==> v21: inputs <==
// pixel_sort_asc
module pixel_sort_asc (
	 input clk, reset, soft_rst,
	 input enable, 
	 input      [15:0] Pixel_in1, Pixel_in2, Pixel_in3, Pixel_in4 , Pixel_in5 , Pixel_in6, Pixel_in7, Pixel_in8,
	 output reg [15:0] Pixel_out1, Pixel_out2, Pixel_out3, Pixel_out4 , Pixel_out5 , Pixel_out6, Pixel_out7, Pixel_out8,    output reg valid_out
);
clock: 38.0 ns
lec_check: 0
cap_margin: 20
cell_pad_in_sites_global_placement: 1
core_aspect_ratio: 0.78
core_margin: 2
core_utilization: 40
min_routing_layer: met2
place_density_lb_addon: 0.11
setup_slack_margin: 1.0
slew_margin: 0
run.sh (not shown) runs the stock make flow with config.mk's settings and CLKGATE_MAP_FILE=.
==> inputs of v4, as changes to v21 <==
CELL_PAD_IN_SITES_GLOBAL_PLACEMENT = not set   (was 1)
CORE_ASPECT_RATIO = not set   (was 0.78)
MIN_ROUTING_LAYER = not set   (was met2)
PLACE_DENSITY_LB_ADDON = not set   (was 0.11)
SETUP_SLACK_MARGIN = 5.0   (was 1.0)
SLEW_MARGIN = 20   (was 0)
==> flow/constraint.sdc (replaced) <==
create_clock -name core_clock -period 36.5 [get_ports {clk}]
set_input_delay 7.3000 -clock core_clock [delete_from_list [all_inputs] [get_ports {clk}]]
set_output_delay 7.3000 -clock core_clock [all_outputs]
set_load 0.01 [all_outputs]
==> inputs of v20, as changes to v21 <==
CELL_PAD_IN_SITES_GLOBAL_PLACEMENT = not set   (was 1)
CORE_ASPECT_RATIO = not set   (was 0.78)
CORE_MARGIN = 9   (was 2)
CORE_UTILIZATION = 58   (was 40)
CTS_CLUSTER_DIAMETER = 179   (was not set)
CTS_CLUSTER_SIZE = 98   (was not set)
MIN_ROUTING_LAYER = not set   (was met2)
PLACE_DENSITY_LB_ADDON = not set   (was 0.11)
SETUP_SLACK_MARGIN = -1.77   (was 1.0)
SLEW_MARGIN = 20   (was 0)
==> inputs of v16, as changes to v21 <==
CELL_PAD_IN_SITES_GLOBAL_PLACEMENT = not set   (was 1)
CORE_ASPECT_RATIO = not set   (was 0.78)
CORE_UTILIZATION = 57   (was 40)
MIN_ROUTING_LAYER = not set   (was met2)
PLACE_DENSITY_LB_ADDON = not set   (was 0.11)
SETUP_SLACK_MARGIN = 5.0   (was 1.0)
TNS_END_PERCENT = 5   (was not set)
==> flow/constraint.sdc (replaced) <==
create_clock -name core_clock -period 43.0 [get_ports {clk}]
set_input_delay 8.6000 -clock core_clock [delete_from_list [all_inputs] [get_ports {clk}]]
set_output_delay 8.6000 -clock core_clock [all_outputs]
set_load 0.01 [all_outputs]
==> results <==
In area after synthesis, v4 and v16 do not differ.
Die area: v21 > v4 > v20 > v16.
In v4 the core utilization is lower than in v20, by 9.7 points.
Worst setup slack, lowest first: v20, v4, v16.
Synthesized cell count is the same in v4 and v20.
First-iteration DRC count: v16 > v20 > v4.
Against v20, the count of clock-buffer cells in the layout of v16 is lower by 2.
Between v16 and v4, the lower hold slack is in v4 (gap 1300 ps).
v21 aborted during global routing. v20 ran to the end with violations: setup timing. v16 went through all stages and came out clean. v4 produced a clean layout.


==> inputs of run P <==
==> flow/design.v <==
module pixel_sort_asc (
	 input clk, reset, soft_rst,
	 input enable, 
	 input      [15:0] Pixel_in1, Pixel_in2, Pixel_in3, Pixel_in4 , Pixel_in5 , Pixel_in6, Pixel_in7, Pixel_in8,
	 output reg [15:0] Pixel_out1, Pixel_out2, Pixel_out3, Pixel_out4 , Pixel_out5 , Pixel_out6, Pixel_out7, Pixel_out8,    output reg valid_out
);
integer i, j;
reg [15:0] array [1:8]; 
reg [15:0] temp;
reg [15:0] in1, in2, in3, in4, in5, in6, in7, in8;
always @(posedge clk)
 begin
 if (reset)
     begin
	  in1 <= 0;
	  in2 <= 0; 
	  in3 <= 0; 
	  in4 <=	0;
	  in5 <=	0; 
	  in6 <=	0; 
	  in7 <=	0; 
	  in8 <=	0; 
	  valid_out <= 0; 
		 Pixel_out1 <= 0;
		 Pixel_out2 <= 0;
		 Pixel_out3 <= 0;
		 Pixel_out4 <= 0;
		 Pixel_out5 <= 0;
		 Pixel_out6 <= 0;
		 Pixel_out7 <= 0;
		 Pixel_out8 <= 0; 
	  end 
	  else if(soft_rst)
		 begin 
	    in1 <=  0;
		 in2 <=  0; 
	    in3 <=  0; 
	    in4 <=	0;
	    in5 <=	0; 
	    in6 <=	0; 
	    in7 <=	0; 
	    in8 <=	0; 
	    valid_out <= 0; 
		 Pixel_out1 <= 0;
		 Pixel_out2 <= 0;
		 Pixel_out3 <= 0;
		 Pixel_out4 <= 0;
		 Pixel_out5 <= 0;
		 Pixel_out6 <= 0;
		 Pixel_out7 <= 0;
		 Pixel_out8 <= 0; 
       end
		 else  if(enable)
		 begin
       valid_out <= 1;
		in1<= Pixel_in1;
		in2<= Pixel_in2; 
		in3<= Pixel_in3; 
		in4<= Pixel_in4;  
		in5<=	Pixel_in5; 
		in6<=	Pixel_in6; 
		in7<=	Pixel_in7; 
		in8<=	Pixel_in8; 
		 Pixel_out1 <= array[8];
		 Pixel_out2 <= array[7];
		 Pixel_out3 <= array[6];
		 Pixel_out4 <= array[5];
		 Pixel_out5 <= array[4];
		 Pixel_out6 <= array[3];
		 Pixel_out7 <= array[2];
		 Pixel_out8 <= array[1];
	  	end
		 else begin
		 valid_out <= 0;
		 in1 <=  0;
		 in2 <=  0; 
	    in3 <=  0; 
	    in4 <=	0;
	    in5 <=	0; 
	    in6 <=	0; 
	    in7 <=	0; 
	    in8 <=	0; 
		 Pixel_out1 <= 0;
		 Pixel_out2 <= 0;
		 Pixel_out3 <= 0;
		 Pixel_out4 <= 0;
		 Pixel_out5 <= 0;
		 Pixel_out6 <= 0;
		 Pixel_out7 <= 0;
		 Pixel_out8 <= 0; 
       end	
 end 
 always @(*)
  begin
 if (reset)
     begin
		 array[1] =  0; 
		 array[2] =	 0;
		 array[3] =  0;
		 array[4] =  0;
		 array[5] =  0;
		 array[6] =  0;
		 array[7] =  0;
		 array[8] =  0;
	  end 
	  else if(soft_rst)
		 begin 
	    array[1] =  0; 
		 array[2] =	 0;
		 array[3] =  0;
		 array[4] =  0;
		 array[5] =  0;
		 array[6] =  0;
		 array[7] =  0;
		 array[8] =  0;
	     end
	else  begin
			 array[1] =  Pixel_in1; 
			 array[2] =	 Pixel_in2;
			 array[3] =  Pixel_in3;
			 array[4] =  Pixel_in4;
			 array[5] =  Pixel_in5;
			 array[6] =  Pixel_in6;
			 array[7] =  Pixel_in7;
			 array[8] =  Pixel_in8;
 for ( i= 8; i>0; i=i-1) begin
		for(j=1; j<i; j=j+1) begin 
		 if (array[j] < array[j + 1])
          begin
            temp = array[j];
            array[j] = array[j + 1];
            array[j + 1] = temp;
				end
		   end
		end
	end
 end 
endmodule 
==> flow/run.sh <==
#!/bin/bash
# the make line also repeats each setting of config.mk as NAME=value (left out here)
make -C /OpenROAD-flow-scripts/flow DESIGN_CONFIG=/design/flow/config.mk WORK_HOME=/design/flow/orfs CLKGATE_MAP_FILE= finish
==> flow/config.mk <==
export PLATFORM = sky130hd
export DESIGN_NAME = pixel_sort_asc
export DESIGN_NICKNAME = pixel_sort_asc
export VERILOG_FILES = /design/flow/design.v
export SDC_FILE = /design/flow/constraint.sdc
export NUM_CORES = 4
export LEC_CHECK = 0
export ABC_AREA = 1
export CAP_MARGIN = 20
export CORE_MARGIN = 2
export CORE_UTILIZATION = 72
export CTS_CLUSTER_SIZE = 76
export SETUP_SLACK_MARGIN = -0.91
export SLEW_MARGIN = 20
==> flow/constraint.sdc <==
create_clock -name core_clock -period 16.6 [get_ports {clk}]
set_input_delay 3.3200 -clock core_clock [delete_from_list [all_inputs] [get_ports {clk}]]
set_output_delay 3.3200 -clock core_clock [all_outputs]
set_load 0.01 [all_outputs]
==> run F: changes against run P <==
Settings changed: ABC_AREA 1 to unset, CORE_UTILIZATION 72 to 58, CTS_CLUSTER_SIZE 76 to unset, SETUP_SLACK_MARGIN -0.91 to -1.53.
==> flow/constraint.sdc (replaced) <==
create_clock -name core_clock -period 26.6 [get_ports {clk}]
set_input_delay 5.3200 -clock core_clock [delete_from_list [all_inputs] [get_ports {clk}]]
set_output_delay 5.3200 -clock core_clock [all_outputs]
set_load 0.01 [all_outputs]
==> impl_metrics.prom <==
# HELP chip_impl_metric Flow report values
# TYPE chip_impl_metric gauge
chip_impl_info{name="status",value="aborted with a tool error"} 1
chip_impl_info{name="lastStage",value="detailed placement (3_5_place_dp)"} 1
chip_impl_info{name="error",value="[ERROR DPL-0038] Utilization greater than 100%, impossible to legalize"} 1
chip_impl_metric{name="die_x",unit="um"} 183
chip_impl_metric{name="synth_nets",unit=""} 4455
chip_impl_metric{name="yosys.stat.chipArea",unit="mm2"} 0.0231
chip_impl_metric{name="seq_area_frac_synth",unit="%"} 11.2
chip_impl_metric{name="yosys.cell_types.count",unit=""} 40
chip_impl_metric{name="synth.area.mux_share",unit="%"} 0
chip_impl_info{name="yosys-dominant-comb-family",value="simple AND/OR/NAND/NOR gates"} 1
chip_impl_metric{name="floorplan.die.height",unit="um"} 183
chip_impl_metric{name="chip_area",unit="mm2"} 0.0335
chip_impl_metric{name="design.core.area",unit="mm2"} 0.0316
# the run above: run P

==> impl_metrics.prom <==
# HELP chip_impl_metric Flow report values
# TYPE chip_impl_metric gauge
chip_impl_info{name="lastStage",value="global routing (5_1_grt)"} 1
chip_impl_metric{name="die_x",unit="um"} 208
chip_impl_info{name="yosys-dominant-comb-family",value="AND-OR/OR-AND gates"} 1
chip_impl_metric{name="design.core.area",unit="mm2"} 0.0410
chip_impl_info{name="error",value="[ERROR GRT-0116] Global routing finished with congestion. Check the congestion regions in the DRC Viewer."} 1
chip_impl_info{name="status",value="aborted with a tool error"} 1
chip_impl_metric{name="chip_area",unit="mm2"} 0.0434
chip_impl_metric{name="seq_area_frac_synth",unit="%"} 10.7
chip_impl_metric{name="yosys.stat.chipArea",unit="mm2"} 0.0242
chip_impl_metric{name="synth.area.mux_share",unit="%"} 9.78
# the run above: run F

